==> run A: inputs <==
==> flow/design.v <==
module ctr #(
	parameter ADR_WIDTH = 6
)(
	input wire clk_i,
	input wire rst_i,
	input wire carry_i,
	input wire [2-1:0] op_i,
	output reg [1-1:0] ctr_marmux_o,
	output reg [2-1:0] ctr_carrymux_o,
	output reg ctr_pc_reg_en_o,
	output reg ctr_a_reg_en_o,
	output reg ctr_mar_reg_en_o,
	output reg ctr_d_reg_en_o,
	output reg ctr_we_o,
	output reg [2-1:0] ctr_aluop_o
);
	localparam STATE_WIDTH = 12;
	localparam [STATE_WIDTH-1:0]
		s_fi	=	12'b000_000_000_001,
		s_rm	=	12'b000_000_000_010,
		s_nf	=	12'b000_000_000_100,
		s_nc	=	12'b000_000_001_000,
		s_af	=	12'b000_000_010_000,
		s_ac	=	12'b000_000_100_000,
		s_jc	=	12'b000_001_000_000,
		s_sw	=	12'b000_010_000_000,
		s_pm	=	12'b000_100_000_000,
		s_nw	=	12'b001_000_000_000,
		s_aw	=	12'b010_000_000_000,
		s_fw	=	12'b100_000_000_000;
	reg [STATE_WIDTH-1:0] current, next;
	always @(posedge clk_i) begin:sequential
		if (rst_i) begin
			current <= s_fi;
		end else begin
			current <= next;
		end
	end
	always @* begin:combnext
	case (current)
		s_fi:
			next = s_fw;
		s_fw:
			next = s_rm;
		s_rm:
			case (op_i)
				2'b00 : begin
					next = s_nf;
				end
				2'b01 : begin
					next = s_af;
				end
				2'b10 : begin
					next = s_sw;
				end
				2'b11 : begin
					if (carry_i) begin
						next = s_jc;
					end else begin
						next = s_fi;
					end
				end
				default:
					next = s_fi;
			endcase
		s_nf:
			next = s_nw;
                s_nw:
                        next = s_nc;
		s_nc:
			next = s_pm;
		s_af:
			next = s_aw;
                s_aw:
                        next = s_ac;
		s_ac:
			next = s_pm;
		s_jc:
			next = s_pm;
		s_sw:
			next = s_pm;
		s_pm:
			next = s_fi;
		default:
			next = s_fi;
	endcase
	end
	always @* begin:combout
	case(current)
		s_fi:
		begin
			ctr_pc_reg_en_o = 1'b1;
			ctr_marmux_o = 1'b1;
			ctr_mar_reg_en_o = 1'b0;
			ctr_aluop_o = 2'b01;
			ctr_a_reg_en_o = 1'b0;
			ctr_we_o = 1'b0;
			ctr_d_reg_en_o = 1'b0;
			ctr_carrymux_o = 2'b00;
		end
		s_fw:
		begin
			ctr_pc_reg_en_o = 1'b1;
			ctr_marmux_o = 1'b1;
			ctr_mar_reg_en_o = 1'b0;
			ctr_aluop_o = 2'b01;
			ctr_a_reg_en_o = 1'b0;
			ctr_we_o = 1'b0;
			ctr_d_reg_en_o = 1'b1;
			ctr_carrymux_o = 2'b00;
		end
		s_rm:
		begin
			ctr_pc_reg_en_o = 1'b0;
			ctr_marmux_o = 1'b0;
			ctr_mar_reg_en_o = 1'b1;
			ctr_aluop_o = 2'b01;
			ctr_a_reg_en_o = 1'b0;
			ctr_we_o = 1'b0;
			ctr_d_reg_en_o = 1'b0;
			ctr_carrymux_o = 2'b00;
		end
		s_nf:
		begin
			ctr_pc_reg_en_o = 1'b0;
			ctr_marmux_o = 1'b1;
			ctr_mar_reg_en_o = 1'b0;
			ctr_aluop_o = 2'b01;
			ctr_a_reg_en_o = 1'b0;
			ctr_we_o = 1'b0;
			ctr_d_reg_en_o = 1'b0;
			ctr_carrymux_o = 2'b00;
		end
		s_nw:
		begin
			ctr_pc_reg_en_o = 1'b0;
			ctr_marmux_o = 1'b1;
			ctr_mar_reg_en_o = 1'b0;
			ctr_aluop_o = 2'b01;
			ctr_a_reg_en_o = 1'b0;
			ctr_we_o = 1'b0;
			ctr_d_reg_en_o = 1'b1;
			ctr_carrymux_o = 2'b00;
		end
		s_nc:
		begin
			ctr_pc_reg_en_o = 1'b0;
			ctr_marmux_o = 1'b1;
			ctr_mar_reg_en_o = 1'b0;
			ctr_aluop_o = 2'b00;
			ctr_a_reg_en_o = 1'b1;
			ctr_we_o = 1'b0;
			ctr_d_reg_en_o = 1'b0;
			ctr_carrymux_o = 2'b01;
		end
		s_af:
		begin
			ctr_pc_reg_en_o = 1'b0;
			ctr_marmux_o = 1'b1;
			ctr_mar_reg_en_o = 1'b0;
			ctr_aluop_o = 2'b01;
			ctr_a_reg_en_o = 1'b0;
			ctr_we_o = 1'b0;
			ctr_d_reg_en_o = 1'b0;
			ctr_carrymux_o = 2'b00;
		end
		s_aw:
		begin
			ctr_pc_reg_en_o = 1'b0;
			ctr_marmux_o = 1'b1;
			ctr_mar_reg_en_o = 1'b0;
			ctr_aluop_o = 2'b01;
			ctr_a_reg_en_o = 1'b0;
			ctr_we_o = 1'b0;
			ctr_d_reg_en_o = 1'b1;
			ctr_carrymux_o = 2'b00;
		end
		s_ac:
		begin
			ctr_pc_reg_en_o = 1'b0;
			ctr_marmux_o = 1'b1;
			ctr_mar_reg_en_o = 1'b0;
			ctr_aluop_o = 2'b01;
			ctr_a_reg_en_o = 1'b1;
			ctr_we_o = 1'b0;
			ctr_d_reg_en_o = 1'b0;
			ctr_carrymux_o = 2'b01;
		end
		s_jc:
		begin
			ctr_pc_reg_en_o = 1'b0;
			ctr_marmux_o = 1'b1;
			ctr_mar_reg_en_o = 1'b0;
			ctr_aluop_o = 2'b01;
			ctr_a_reg_en_o = 1'b0;
			ctr_we_o = 1'b0;
			ctr_d_reg_en_o = 1'b0;
			ctr_carrymux_o = 2'b10;
		end
		s_sw:
		begin
			ctr_pc_reg_en_o = 1'b0;
			ctr_marmux_o = 1'b1;
			ctr_mar_reg_en_o = 1'b0;
			ctr_aluop_o = 2'b01;
			ctr_a_reg_en_o = 1'b0;
			ctr_we_o = 1'b1;
			ctr_d_reg_en_o = 1'b0;
			ctr_carrymux_o = 2'b00;
		end
		s_pm:
		begin
			ctr_pc_reg_en_o = 1'b0;
			ctr_marmux_o = 1'b1;
			ctr_mar_reg_en_o = 1'b1;
			ctr_aluop_o = 2'b01;
			ctr_a_reg_en_o = 1'b0;
			ctr_we_o = 1'b0;
			ctr_d_reg_en_o = 1'b0;
			ctr_carrymux_o = 2'b00;
		end
		default:
		begin
			ctr_pc_reg_en_o = 1'b0;
			ctr_marmux_o = 1'b1;
			ctr_mar_reg_en_o = 1'b1;
			ctr_aluop_o = 2'b01;
			ctr_a_reg_en_o = 1'b0;
			ctr_we_o = 1'b0;
			ctr_d_reg_en_o = 1'b0;
			ctr_carrymux_o = 2'b00;
		end
	endcase
	end
endmodule
module adr #(
	parameter ADR_WIDTH = 6
)(
	input wire clk_i,
	input wire rst_i,
	input wire [ADR_WIDTH-1:0] adr_i,
	input wire [1-1:0] ctr_marmux_i,
	input wire ctr_mar_reg_en_i,
	input wire ctr_pc_reg_en_i,
	output wire [ADR_WIDTH-1:0] adr_o
);
	reg [ADR_WIDTH-1:0] mar_reg;
	reg [ADR_WIDTH-1:0] mar_reg_next;
	reg [ADR_WIDTH-1:0] pc_reg;
	reg [ADR_WIDTH-1:0] pc_reg_next;
	always @(posedge clk_i) begin:seq
		if (rst_i) begin
			pc_reg <= 0;
			mar_reg <= 0;
		end else begin
			if (ctr_pc_reg_en_i) begin
				pc_reg <= pc_reg_next;
			end
			if (ctr_mar_reg_en_i) begin
				mar_reg <= mar_reg_next;
			end
		end
	end
	always @* begin:comb
		pc_reg_next = mar_reg + 1'd1;
		case (ctr_marmux_i)
			1'b0 : begin
				mar_reg_next = adr_i;
			end
			1'b1 : begin
				mar_reg_next = pc_reg;
			end
			default:
				mar_reg_next = pc_reg;
		endcase
	end
	assign adr_o = mar_reg;
endmodule
module dat #(
	parameter DATA_WIDTH = 8
)(
	input wire clk_i,
	input wire rst_i,
	input wire [DATA_WIDTH-1:0] data_i,
	input wire [2-1:0] ctr_aluop_i,
	input wire ctr_a_reg_en_i,
	input wire [2-1:0] ctr_carrymux_i,
	output wire carry_o,
	output wire [DATA_WIDTH-1:0] data_o
);
	reg [DATA_WIDTH-1:0] a_reg;
	reg [DATA_WIDTH-1:0] a_reg_next;
	reg carry_reg;
	reg carry_next;
	reg carry_alu;
	always @(posedge clk_i) begin:seq
		if (rst_i) begin
			a_reg <= 0;
			carry_reg <= 0;
		end else begin
			if (ctr_a_reg_en_i) begin
				a_reg <= a_reg_next;
			end
			carry_reg <= carry_next;
		end
	end
	always @* begin:comb
		case (ctr_aluop_i)
			2'b00 : begin
				{carry_alu, a_reg_next} =
					{1'b0, ~(a_reg | data_i)};
			end
			2'b01 : begin
				{carry_alu, a_reg_next} =
					a_reg + data_i;
			end
			2'b11 : begin
				{carry_alu, a_reg_next} = {1'b0, a_reg};
			end
			2'b10 : begin
				{carry_alu, a_reg_next} = {carry_reg, a_reg};
			end
			default:
				{carry_alu, a_reg_next} = {carry_reg, a_reg};
		endcase
		case (ctr_carrymux_i)
			2'b00 : begin
				carry_next = carry_reg;
			end
			2'b01 : begin
				carry_next = carry_alu;
			end
			2'b10 : begin
				carry_next = 0;
			end
			default:
				carry_next = carry_reg;
		endcase
	end
	assign data_o = a_reg;
	assign carry_o = carry_reg;
endmodule
module alpacacorn #(
	parameter ADR_WIDTH = 6,
	parameter DATA_WIDTH = 8
)(
	input wire clk_i,
	input wire rst_i,
	input wire [DATA_WIDTH-1:0] data_i,
	output wire [DATA_WIDTH-1:0] data_o,
	output wire [ADR_WIDTH-1:0] adr_o,
	output wire we_o
);
	wire carry_dat_ctr;
	wire [2-1:0] ctr_carrymux_ctr_dat;
	wire ctr_a_reg_en_ctr_dat;
	wire [1-1:0] ctr_marmux_ctr_adr;
	wire ctr_mar_reg_en_ctr_adr;
	wire ctr_pc_reg_en_ctr_adr;
	wire ctr_d_reg_en;
	wire [2-1:0] ctr_aluop_ctr_dat;
	reg [DATA_WIDTH-1:0] d_reg;
	always @(posedge clk_i) begin:seq
		if (rst_i) begin
			d_reg <= 0;
		end else begin
			if (ctr_d_reg_en) begin
				d_reg <= data_i;
			end
		end
	end
	ctr #(
		.ADR_WIDTH(ADR_WIDTH)
	) i_ctr (
		.clk_i(clk_i),
		.rst_i(rst_i),
		.carry_i(carry_dat_ctr),
		.op_i(d_reg[DATA_WIDTH-1:DATA_WIDTH-2]),
		.ctr_marmux_o(ctr_marmux_ctr_adr),
		.ctr_carrymux_o(ctr_carrymux_ctr_dat),
		.ctr_a_reg_en_o(ctr_a_reg_en_ctr_dat),
		.ctr_d_reg_en_o(ctr_d_reg_en),
		.ctr_mar_reg_en_o(ctr_mar_reg_en_ctr_adr),
		.ctr_pc_reg_en_o(ctr_pc_reg_en_ctr_adr),
		.ctr_aluop_o(ctr_aluop_ctr_dat),
		.ctr_we_o(we_o)
	);
	adr #(
		.ADR_WIDTH(ADR_WIDTH)
	) i_adr (
		.clk_i(clk_i),
		.rst_i(rst_i),
		.adr_i(d_reg[ADR_WIDTH-1:0]),
		.ctr_marmux_i(ctr_marmux_ctr_adr),
		.ctr_mar_reg_en_i(ctr_mar_reg_en_ctr_adr),
		.ctr_pc_reg_en_i(ctr_pc_reg_en_ctr_adr),
		.adr_o(adr_o)
	);
	dat #(
		.DATA_WIDTH(DATA_WIDTH)
	) i_dat (
		.clk_i(clk_i),
		.rst_i(rst_i),
		.data_i(d_reg),
		.ctr_aluop_i(ctr_aluop_ctr_dat),
		.ctr_carrymux_i(ctr_carrymux_ctr_dat),
		.ctr_a_reg_en_i(ctr_a_reg_en_ctr_dat),
		.carry_o(carry_dat_ctr),
		.data_o(data_o)
	);
endmodule
==> flow/run.sh <==
#!/bin/bash
# the make line also repeats each setting of config.mk as NAME=value (left out here)
make -C /OpenROAD-flow-scripts/flow DESIGN_CONFIG=/design/flow/config.mk WORK_HOME=/design/flow/orfs CLKGATE_MAP_FILE= finish
==> flow/config.mk <==
export PLATFORM = sky130hd
export DESIGN_NAME = alpacacorn
export DESIGN_NICKNAME = alpacacorn
export VERILOG_FILES = /design/flow/design.v
export SDC_FILE = /design/flow/constraint.sdc
export NUM_CORES = 4
export LEC_CHECK = 0
export ABC_AREA = 0
export CAP_MARGIN = 40
export CELL_PAD_IN_SITES_DETAIL_PLACEMENT = 2
export CORE_ASPECT_RATIO = 0.68
export CORE_MARGIN = 7
export CORE_UTILIZATION = 27
export CTS_CLUSTER_DIAMETER = 291
export GPL_ROUTABILITY_DRIVEN = 1
export GPL_TIMING_DRIVEN = 0
export MAX_ROUTING_LAYER = met5
export PLACE_DENSITY_LB_ADDON = 0.14
export SETUP_SLACK_MARGIN = 0.55
export SLEW_MARGIN = 20
==> flow/constraint.sdc <==
create_clock -name core_clock -period 2.24 [get_ports {clk_i}]
set_input_delay 0.4480 -clock core_clock [delete_from_list [all_inputs] [get_ports {clk_i}]]
set_output_delay 0.4480 -clock core_clock [all_outputs]
set_load 0.01 [all_outputs]
==> run Z (differences from run A) <==
==> flow/config.mk (replaced) <==
export PLATFORM = sky130hd
export DESIGN_NAME = alpacacorn
export DESIGN_NICKNAME = alpacacorn
export VERILOG_FILES = /design/flow/design.v
export SDC_FILE = /design/flow/constraint.sdc
export NUM_CORES = 4
export LEC_CHECK = 0
export CAP_MARGIN = 20
export CORE_MARGIN = 2
export CORE_UTILIZATION = 21
export SLEW_MARGIN = 20
==> flow/constraint.sdc (replaced) <==
create_clock -name core_clock -period 2.17 [get_ports {clk_i}]
set_input_delay 0.4340 -clock core_clock [delete_from_list [all_inputs] [get_ports {clk_i}]]
set_output_delay 0.4340 -clock core_clock [all_outputs]
set_load 0.01 [all_outputs]
==> run C (differences from run A) <==
==> flow/config.mk (replaced) <==
export PLATFORM = sky130hd
export DESIGN_NAME = alpacacorn
export DESIGN_NICKNAME = alpacacorn
export VERILOG_FILES = /design/flow/design.v
export SDC_FILE = /design/flow/constraint.sdc
export NUM_CORES = 4
export LEC_CHECK = 0
export CAP_MARGIN = 20
export CORE_MARGIN = 2
export CORE_UTILIZATION = 40
export CTS_CLUSTER_DIAMETER = 197
export HOLD_SLACK_MARGIN = 0.18
export SLEW_MARGIN = 20
==> flow/constraint.sdc (replaced) <==
create_clock -name core_clock -period 2.5 [get_ports {clk_i}]
set_input_delay 0.5000 -clock core_clock [delete_from_list [all_inputs] [get_ports {clk_i}]]
set_output_delay 0.5000 -clock core_clock [all_outputs]
set_load 0.01 [all_outputs]
==> run Y (differences from run A) <==
==> flow/config.mk (replaced) <==
export PLATFORM = sky130hd
export DESIGN_NAME = alpacacorn
export DESIGN_NICKNAME = alpacacorn
export VERILOG_FILES = /design/flow/design.v
export SDC_FILE = /design/flow/constraint.sdc
export NUM_CORES = 4
export LEC_CHECK = 0
export CAP_MARGIN = 20
export CORE_MARGIN = 2
export CORE_UTILIZATION = 58
export SETUP_SLACK_MARGIN = 0.37
export SLEW_MARGIN = 20
==> flow/constraint.sdc (replaced) <==
create_clock -name core_clock -period 1.2 [get_ports {clk_i}]
set_input_delay 0.2400 -clock core_clock [delete_from_list [all_inputs] [get_ports {clk_i}]]
set_output_delay 0.2400 -clock core_clock [all_outputs]
set_load 0.01 [all_outputs]
==> summary of the runs <==
Final cell count: run C is lower than run A (about 11%).
Run A ran to the end with no violations. Run Y died in 5_1_grt. Run C ran to the end with no violations. Run Z completed with no timing, DRC or antenna violations.
In synthesized cell count, run C and run A do not differ.
Between run A and run C, the lower sequential power is in run C (gap about 11%, measured against run C).
Worst setup slack, highest first: run C, run A, run Z.
Core utilization, lowest first: run Z, run A, run C.
Power is estimated from default activity; no workload was simulated.
